Setup of ember:
Design test_wrapper, start of the top module:
module test_wrapper #(
	parameter SYS_VERSION = 41,
	parameter WIDTH = 16,
	parameter NUM_SUB_MON = 3
)(
	input clk,
	input reset,
	input       [5:0] slave_address,
	input             slave_read,
	input             slave_write,
	input      [31:0] slave_writedata,
	output reg [31:0] slave_readdata,
	output [WIDTH-1:0] dut_a,
	output [WIDTH-1:0] dut_b,
	input  [WIDTH-1:0] dut_out
);
Size in the first run: roughly 3500 cells after synthesis, roughly 790 flip-flops, roughly 120 I/O pins, roughly 31000 µm² of cells after synthesis.
export LEC_CHECK = 0
export ABC_AREA = 1
export CAP_MARGIN = 20
export CORE_MARGIN = 2
export CORE_UTILIZATION = 70
export CTS_CLUSTER_DIAMETER = 57
export CTS_CLUSTER_SIZE = 49
export PLACE_DENSITY = 0.73
export SETUP_SLACK_MARGIN = 0.46
export SLEW_MARGIN = 20
create_clock -name core_clock -period 1.55 [get_ports {clk}]
run.sh (not shown) runs the stock make flow with config.mk's settings and CLKGATE_MAP_FILE=.
ember: it failed with a tool error in 5_1_grt, so there are no final results.
Changes in zinc relative to ember:
- ABC_AREA removed (was 1)
- CTS_CLUSTER_DIAMETER changed from 57 to 381
- CTS_CLUSTER_SIZE changed from 49 to 20
- SETUP_SLACK_MARGIN changed from 0.46 to -0.16
- PLACE_DENSITY removed (was 0.73)
- the clock period (ns, I/O delays scaled along) changed from 1.55 to 1.61
Findings:
- zinc -> stages 100% | layout checks FAIL | setup timing
- When zinc is measured against ember, its post-placement setup slack turns out 0.047 ns lower.
- On zinc: number of post-CTS setup repair buffers is 17 higher than what ember gave.
- Mean post-synth cell area was lower in the run labelled ember.
- Against ember, chip area line of the yosys report in zinc fell by a few percent.
- The synthesized-area fraction occupied by and/or/nand/nor cells reported for zinc is smaller than that of ember by 8.9 points.
## Diff of input files: pepper against zinc
- CTS_CLUSTER_DIAMETER: 381 -> unset
- SETUP_SLACK_MARGIN: -0.16 -> unset
- CORE_UTILIZATION: 70 -> 40
- CTS_CLUSTER_SIZE: 20 -> unset
- the clock period (ns, I/O delays scaled along): 1.61 -> 2.8
### Flow results
- sky130_fd_sc_hd__or3_1 as the critical-path cell with the highest stage delay was reported by pepper, and sky130_fd_sc_hd__edfxtp_1 by zinc.
- Having completed the whole flow, pepper delivered a layout that passed the timing, design-rule and antenna checks.
- After detailed routing, zinc needs more wire than pepper.
- Register-to-register slack, pepper and zinc: larger value in pepper
- Between zinc and pepper, the flow reports count of non-filler cells in the finished layout increasing by a few percent.
- When pepper is measured against zinc, its detailed placement HPWL turns out about 10% lower.
- Count of plain and timing-repair buffers in the layout down about 70% in pepper wrt zinc
[inputs] nickel vs pepper
- CORE_UTILIZATION: 40 -> 11
- the clock period (ns, I/O delays scaled along): 2.8 -> 3.73
No stage failed in nickel, and the final checks on the layout all came back clean. Where minimum setup slack in the final design is concerned, pepper is outperformed by nickel. Per the comparison of nickel with pepper, power dissipated by switching net loads has decreased; critical path depth fell 2; final area went up by 8.3%.

* * *

cedar:
Starting RTL as in the previous note.
// test_wrapper
module test_wrapper #(
	parameter SYS_VERSION = 41,
	parameter WIDTH = 16,
	parameter NUM_SUB_MON = 3
)(
	input clk,
	input reset,
	input       [5:0] slave_address,
	input             slave_read,
	input             slave_write,
	input      [31:0] slave_writedata,
	output reg [31:0] slave_readdata,
	output [WIDTH-1:0] dut_a,
	output [WIDTH-1:0] dut_b,
	input  [WIDTH-1:0] dut_out
);
clock: 2.34 ns
lec_check: 0
abc_area: 1
cap_margin: 10
cell_pad_in_sites_detail_placement: 1
cell_pad_in_sites_global_placement: 2
core_aspect_ratio: 1.83
core_margin: 2
core_utilization: 69
cts_cluster_size: 20
hold_slack_margin: -0.03
max_routing_layer: met5
min_routing_layer: met2
place_density_lb_addon: 0.23
slew_margin: 20
cedar did not finish; the tool stopped in global placement without I/O with error FLW-0024.
Input changes introduced in tundra (baseline for comparison: cedar):
==> flow/config.mk <==
export PLATFORM = sky130hd
export DESIGN_NAME = test_wrapper
export DESIGN_NICKNAME = test_wrapper
export VERILOG_FILES = /design/flow/design.v
export SDC_FILE = /design/flow/constraint.sdc
export NUM_CORES = 4
export LEC_CHECK = 0
export CAP_MARGIN = 20
export CORE_MARGIN = 2
export CORE_UTILIZATION = 72
export CTS_CLUSTER_SIZE = 50
export PLACE_DENSITY = 0.76
export SLEW_MARGIN = 20
==> flow/constraint.sdc <==
create_clock -name core_clock -period 2.94 [get_ports {clk}]
set_input_delay 0.5880 -clock core_clock [delete_from_list [all_inputs] [get_ports {clk}]]
set_output_delay 0.5880 -clock core_clock [all_outputs]
set_load 0.01 [all_outputs]
## What came out
tundra: all stages complete, timing, DRC and antenna checks passed. Relative to cedar, synthesized-area fraction occupied by xor and xnor cells has gone up in tundra. NOTE overall chip area cedar->tundra decreased by more than 10%. Comparing fraction of the core area occupied by cells at floorplan for cedar and tundra, the bigger number came from tundra.
[inputs] fjord vs tundra
diff --git a/flow/config.mk b/flow/config.mk
--- a/flow/config.mk
+++ b/flow/config.mk
@@ -10,4 +10,5 @@
 export CORE_UTILIZATION = 72
-export CTS_CLUSTER_SIZE = 50
-export PLACE_DENSITY = 0.76
+export CTS_CLUSTER_SIZE = 31
+export HOLD_SLACK_MARGIN = -0.09
+export SETUP_SLACK_MARGIN = -0.17
 export SLEW_MARGIN = 20
==> flow/constraint.sdc <==
create_clock -name core_clock -period 1.75 [get_ports {clk}]
set_input_delay 0.3500 -clock core_clock [delete_from_list [all_inputs] [get_ports {clk}]]
set_output_delay 0.3500 -clock core_clock [all_outputs]
set_load 0.01 [all_outputs]
--- outcome ---
Delta (fjord minus tundra): worst setup slack saw a decrease; count of clock-buffer cells in the layout saw an increase. Changes observed in fjord relative to tundra: clock share of power climbed 1.1 points; data required time of the critical path dropped 1000 ps. Although it ran to completion, fjord produced a layout that fails the final checks because of negative setup slack.
Modified inputs, quartz compared to fjord
diff --git a/flow/config.mk b/flow/config.mk
--- a/flow/config.mk
+++ b/flow/config.mk
@@ -10,5 +10,5 @@
 export CORE_UTILIZATION = 72
-export CTS_CLUSTER_SIZE = 31
-export HOLD_SLACK_MARGIN = -0.09
-export SETUP_SLACK_MARGIN = -0.17
+export CTS_CLUSTER_DIAMETER = 58
+export CTS_CLUSTER_SIZE = 50
+export PLACE_DENSITY = 0.35
 export SLEW_MARGIN = 20
==> flow/constraint.sdc <==
create_clock -name core_clock -period 2.86 [get_ports {clk}]
set_input_delay 0.5720 -clock core_clock [delete_from_list [all_inputs] [get_ports {clk}]]
set_output_delay 0.5720 -clock core_clock [all_outputs]
set_load 0.01 [all_outputs]
Synthesis-to-layout area growth delta for quartz relative to fjord: 19 points lower
The lower overall power consumption came out of quartz.
Clock network fraction of total power delta for quartz relative to fjord: 9.5 points lower
quartz went all the way through synthesis, placement and routing and the layout is clean on timing, DRC and antenna.
Setup WNS fjord -> quartz: better
In quartz, the routed length on met3 came out about 80% below the value in fjord.

* * *

Starting RTL as in the previous note.
Design test_wrapper, start of the top module:
module test_wrapper #(
	parameter SYS_VERSION = 41,
	parameter WIDTH = 16,
	parameter NUM_SUB_MON = 3
)(
	input clk,
	input reset,
	input       [5:0] slave_address,
	input             slave_read,
	input             slave_write,
	input      [31:0] slave_writedata,
	output reg [31:0] slave_readdata,
	output [WIDTH-1:0] dut_a,
	output [WIDTH-1:0] dut_b,
	input  [WIDTH-1:0] dut_out
);
Settings: LEC_CHECK=0, CAP_MARGIN=20, CELL_PAD_IN_SITES_GLOBAL_PLACEMENT=0, CORE_ASPECT_RATIO=1.58, CORE_MARGIN=3, CORE_UTILIZATION=72, CTS_CLUSTER_SIZE=22, GPL_TIMING_DRIVEN=1, PLACE_DENSITY=0.7, SETUP_SLACK_MARGIN=0.62, SLEW_MARGIN=25, TNS_END_PERCENT=5; clock period 2.48 ns.
Edit:
CAP_MARGIN = 30   (was 20)
CORE_ASPECT_RATIO = 1.0   (was 1.58)
CORE_MARGIN = 2   (was 3)
CTS_CLUSTER_DIAMETER = 27   (was unset)
PLACE_DENSITY = 0.36   (was 0.7)
TNS_END_PERCENT = 100   (was 5)
With this change the flow stopped in 5_1_grt on GRT-0232.
Die area goes down by about 2%.
Area after synthesis is unchanged.
Synthesized cell count does not change.

* * *

test_wrapper again, from the RTL that the note above started with.
clock: 2.08 ns
lec_check: 0
cap_margin: 10
core_margin: 2
core_utilization: 72
cts_cluster_diameter: 58
cts_cluster_size: 32
hold_slack_margin: -0.05
place_density: 0.64
setup_slack_margin: 0.51
slew_margin: 20
The baseline finished but failed the layout checks on setup timing.
Change:
Settings changed: CAP_MARGIN 10 to 30, CORE_UTILIZATION 72 to 70, CTS_CLUSTER_DIAMETER 58 to default, CTS_CLUSTER_SIZE 32 to 24, HOLD_SLACK_MARGIN -0.05 to default, PLACE_DENSITY 0.64 to default, SETUP_SLACK_MARGIN 0.51 to default.
Clock period 2.08 ns to 1.95 ns, I/O delays scaled along.
The new run produced a layout that fails on setup timing.
Final area stays flat.
Non-clock buffer count climbs by 5.
Worst setup slack is better by 160 ps.
Sequential share of layout area drops by 0.26 points.
Change:
Settings changed: CAP_MARGIN 30 to 20, CORE_UTILIZATION 70 to 33, CTS_CLUSTER_SIZE 24 to default.
Clock period 1.95 ns to 2.8 ns, I/O delays scaled along.
=> Now the flow went through all stages and came out clean; final cell count goes up by 11%; total power decreases by 29%; via count goes down by 17%; sequential share of layout area is higher by 3.0 points; non-clock buffer count falls by 265; final area decreases by 5.8%.

* * *

== run 1 ==
test_wrapper again, from the RTL that the note above started with.
Design test_wrapper, start of the top module:
module test_wrapper #(
	parameter SYS_VERSION = 41,
	parameter WIDTH = 16,
	parameter NUM_SUB_MON = 3
)(
	input clk,
	input reset,
	input       [5:0] slave_address,
	input             slave_read,
	input             slave_write,
	input      [31:0] slave_writedata,
	output reg [31:0] slave_readdata,
	output [WIDTH-1:0] dut_a,
	output [WIDTH-1:0] dut_b,
	input  [WIDTH-1:0] dut_out
);
make LEC_CHECK=0 ABC_AREA=1 CAP_MARGIN=20 CORE_ASPECT_RATIO=0.5 CORE_MARGIN=2 CORE_UTILIZATION=72 CTS_CLUSTER_DIAMETER=285 CTS_CLUSTER_SIZE=95 PLACE_DENSITY=0.39 SETUP_SLACK_MARGIN=0.49 SLEW_MARGIN=20 finish   # period 1.67 ns
What ended run 1 was a tool error in 5_1_grt; the run never finished.
--- input diff run 1..run 2 ---
Settings: SETUP_SLACK_MARGIN removed (was 0.49); CTS_CLUSTER_SIZE changed from 95 to 31; CTS_CLUSTER_DIAMETER removed (was 285); ABC_AREA removed (was 1); HOLD_SLACK_MARGIN newly set to -0.09; CORE_ASPECT_RATIO removed (was 0.5); PLACE_DENSITY removed (was 0.39); the clock period (ns, I/O delays scaled along) changed from 1.67 to 2.21.
==> results <==
As for a clean layout from run 1 and run 2, there is none.
Run 1 did not finish; a tool error ended it in 5_1_grt.
Run 2: post-synthesis xor/xnor area fraction higher than run 1
Chip area estimate from yosys synthesis is higher on run 1
Of run 1 and run 2, the run reporting the lower site row count was run 1.
Run 2 — post-synth design cell area 2000 sq um lower, run 1 as reference
Edits applied to the flow inputs when going from run 2 to run 3:
Settings: swapping 72 for 68 in CORE_UTILIZATION; clearing HOLD_SLACK_MARGIN, which used to be -0.09; clearing CTS_CLUSTER_SIZE, which used to be 31; swapping 2.21 for 2.94 in the clock period (ns, I/O delays scaled along).
Every stage of the flow completed for run 3, and the final layout passed the timing, design-rule and antenna checks. Relative to run 2, the sequential power measured on run 3 has decreased by more than 10%. When the final numbers for run 2 and run 3 were put side by side, the placement-stage cell area turned out to be greater in run 2. Run 3: register-to-register path setup slack is 350 ps higher than what run 2 reported. Run 3: final hold slack 13 ps above run 2. Die size: run 3 exceeds run 2. The setup slack of run 3 is larger than that of run 2. Via count down 5.0% in run 3 wrt run 2. Run 2 -> run 3: number of cell rows increased by a few percent. Compare run 2 and run 3 | part of the total power dissipated in combinational logic lower: run 3.
Setup changes, run 3 to run 4
Settings: SETUP_SLACK_MARGIN now 0.64, previously not set; the clock period (ns, I/O delays scaled along) now 2.24, was 2.94.
==> comparison <==
More vias were needed by run 4 than by run 3. Higher switching share of power among run 4 and run 3: run 4. Run 4 against run 3: total global-route track usage rose by 3.5 points, cell area rose by about 10%, clock network power share stayed essentially flat, non-clock buffer count rose by about 110%, cell resize tally after clock tree synthesis rose by 523. Comparing run 4 and run 3, the higher routed wire length on met2 was measured on run 4. From the logs: run 4 reached the end of the flow and failed the layout checks with negative setup slack. Count of final max-slew check failures came out exactly the same in run 4 and run 3. Of the two candidates, run 3 has the better post-route total power and run 4 the worse one.
diff inputs: run 4 => run 5
Settings: CORE_UTILIZATION changed from 68 to 64; SETUP_SLACK_MARGIN removed (was 0.64); the clock period (ns, I/O delays scaled along) changed from 2.24 to 2.12.
Results
Run 5 against run 4: clock skew decreased by 4.8 ps relative to the old numbers; cell area decreased by 2.4% relative to the old numbers; total routing resource utilization after global routing decreased by 4.4 points relative to the old numbers; final setup slack of the worst path decreased by 65 ps relative to the old numbers.
Count of non-CTS buffers in the layout of run 5 exceeds that of run 4 by a few percent.
Changes observed in run 5 relative to run 4: core utilization before placement now smaller; first-pass GRT wire length fell about 8%; count of fill cells added during filler insertion rose by 699.
Run 5 finished all stages; layout check result: FAIL, due to negative setup slack.

* * *

run A:
test_wrapper again, from the RTL that the note above started with.
## test_wrapper
module test_wrapper #(
	parameter SYS_VERSION = 41,
	parameter WIDTH = 16,
	parameter NUM_SUB_MON = 3
)(
	input clk,
	input reset,
	input       [5:0] slave_address,
	input             slave_read,
	input             slave_write,
	input      [31:0] slave_writedata,
	output reg [31:0] slave_readdata,
	output [WIDTH-1:0] dut_a,
	output [WIDTH-1:0] dut_b,
	input  [WIDTH-1:0] dut_out
);
	reg  [31:0] d_hpc_ctrl;
	wire [31:0] o_hpc_datctr;
	wire [31:0] o_hpc_errctr;
	wire [31:0] o_hpc_sysver;
	wire [31:0] o_hpc_dutdelay;
	reg  [31:0] i_hpc_fselect;
	reg  [31:0] i_hpc_fmanual_a;
	reg  [31:0] i_hpc_fmanual_b;
	reg  [31:0] i_hpc_fbitset_a;
	reg  [31:0] i_hpc_fbitset_b;
	reg  [31:0] i_hpc_fbitclr_a;
	reg  [31:0] i_hpc_fbitclr_b;
	reg  [31:0] o_hpc_maxacc;
	reg  [31:0] o_hpc_minacc;
	localparam D_CTRL_ADDR     = 6'h00;
	localparam O_SYSVER_ADDR   = 6'h04;
	localparam I_FSELECT_ADDR    = 6'h10;
	localparam I_FMANUAL_A_ADDR  = 6'h14;
	localparam I_FMANUAL_B_ADDR  = 6'h18;
	localparam I_FBITSET_A_ADDR  = 6'h1C;
	localparam I_FBITSET_B_ADDR  = 6'h20;
	localparam I_FBITCLR_A_ADDR  = 6'h24;
	localparam I_FBITCLR_B_ADDR  = 6'h28;
	localparam O_DUTDELAY_ADDR   = 6'h2C;
	localparam O_DATCTR_ADDR   = 6'h30;
	localparam O_ERRCTR_ADDR   = 6'h34;
	localparam O_MAXACC_ADDR   = 6'h38;
	localparam O_MINACC_ADDR   = 6'h3C;
	wire writing = ~slave_read && slave_write;
	wire reading = slave_read && ~slave_write;
	always @(posedge clk) begin
		case (slave_address)
			D_CTRL_ADDR:
				if (writing)
					d_hpc_ctrl <= slave_writedata;
				else if (reading)
					slave_readdata <= d_hpc_ctrl;
  ...
Settings: LEC_CHECK=0, CAP_MARGIN=20, CELL_PAD_IN_SITES_GLOBAL_PLACEMENT=3, CORE_ASPECT_RATIO=1.58, CORE_MARGIN=10, CORE_UTILIZATION=40, CTS_CLUSTER_SIZE=22, GPL_TIMING_DRIVEN=1, PLACE_DENSITY_LB_ADDON=0.11, SETUP_SLACK_MARGIN=1.0, SLEW_MARGIN=25, TNS_END_PERCENT=5; clock period 3.91 ns.
Run A closes out successfully: all stages finished, all timing, DRC and antenna checks passed.
For run B, these inputs were changed with respect to run A:
- CORE_ASPECT_RATIO: 1.58 -> 0.68
- HOLD_SLACK_MARGIN: unset -> 0.28
- CTS_CLUSTER_SIZE: 22 -> 71
- PLACE_DENSITY_LB_ADDON: 0.11 -> 0.1
- CELL_PAD_IN_SITES_GLOBAL_PLACEMENT: 3 -> 0
- SLEW_MARGIN: 25 -> 0
- MIN_ROUTING_LAYER: unset -> met2
- GPL_ROUTABILITY_DRIVEN: unset -> 0
- CORE_MARGIN: 10 -> 5
- MAX_ROUTING_LAYER: unset -> met4
- GPL_TIMING_DRIVEN: 1 -> 0
[summary]
- In the reports for run B and run A, the smaller floorplan-stage core utilization belongs to run A.
- Final cell count: run B and run A compared, higher one is run B
- Looking at worst setup slack across both flows, run B is the weaker of the two, with run A ahead.
- Final area sits higher in run B than in run A.
- Run B ended up with met4 as its highest signal layer in the routed design; run A ended up with met5.
- Of the two values seen for critical path startpoint, u_testbench.u_monitor.b[0][2]$_SDFFE_PP0P_ was produced by run A and u_testbench.u_monitor.a[1][2]$_SDFFE_PP0P_ by run B.
Relative to run B, the following input files were edited for run C:
- setting CTS_CLUSTER_DIAMETER to 285 for the first time
- removing MIN_ROUTING_LAYER (formerly met2)
- changing CORE_UTILIZATION from 40 to 71
- changing SLEW_MARGIN from 0 to 20
- removing SETUP_SLACK_MARGIN (formerly 1.0)
- removing CTS_CLUSTER_SIZE (formerly 71)
- setting PLACE_DENSITY to 0.39 for the first time
- removing TNS_END_PERCENT (formerly 5)
- removing CELL_PAD_IN_SITES_GLOBAL_PLACEMENT (formerly 0)
- removing PLACE_DENSITY_LB_ADDON (formerly 0.1)
- removing CORE_ASPECT_RATIO (formerly 0.68)
- changing CORE_MARGIN from 5 to 2
- removing MAX_ROUTING_LAYER (formerly met4)
- removing GPL_TIMING_DRIVEN (formerly 0)
- removing HOLD_SLACK_MARGIN (formerly 0.28)
- removing GPL_ROUTABILITY_DRIVEN (formerly 0)
- changing the clock period (ns, I/O delays scaled along) from 3.91 to 2.01
| run C | all stages done | FAIL | setup timing |
Status: worst hold slack across all endpoints parity (run B, run C)
In run C relative to run B, average via count per standard cell had gone down by more than 10%.
Non-clock buffer count in the final layout grows by more than half when moving from run B to run C.
Modified inputs, run D compared to run C
- swapping 71 for 40 in CORE_UTILIZATION
- putting SETUP_SLACK_MARGIN at 0.16 where nothing was set
- clearing CTS_CLUSTER_DIAMETER, which used to be 285
- clearing PLACE_DENSITY, which used to be 0.39
- swapping 2.01 for 2.8 in the clock period (ns, I/O delays scaled along)
--- outcome ---
Compared with run C, in run D total area of sequential cells neither gained nor lost much; count of plain and timing-repair buffers -58%.
Via count went down by more than 10% going from run C to run D.
Run D vs. run C: sum of overflow across all layers after global routing essentially unchanged; post-layout worst setup margin higher.
Run D ended with every stage complete and zero timing, DRC or antenna violations.
Power is estimated from default activity; no workload was simulated.
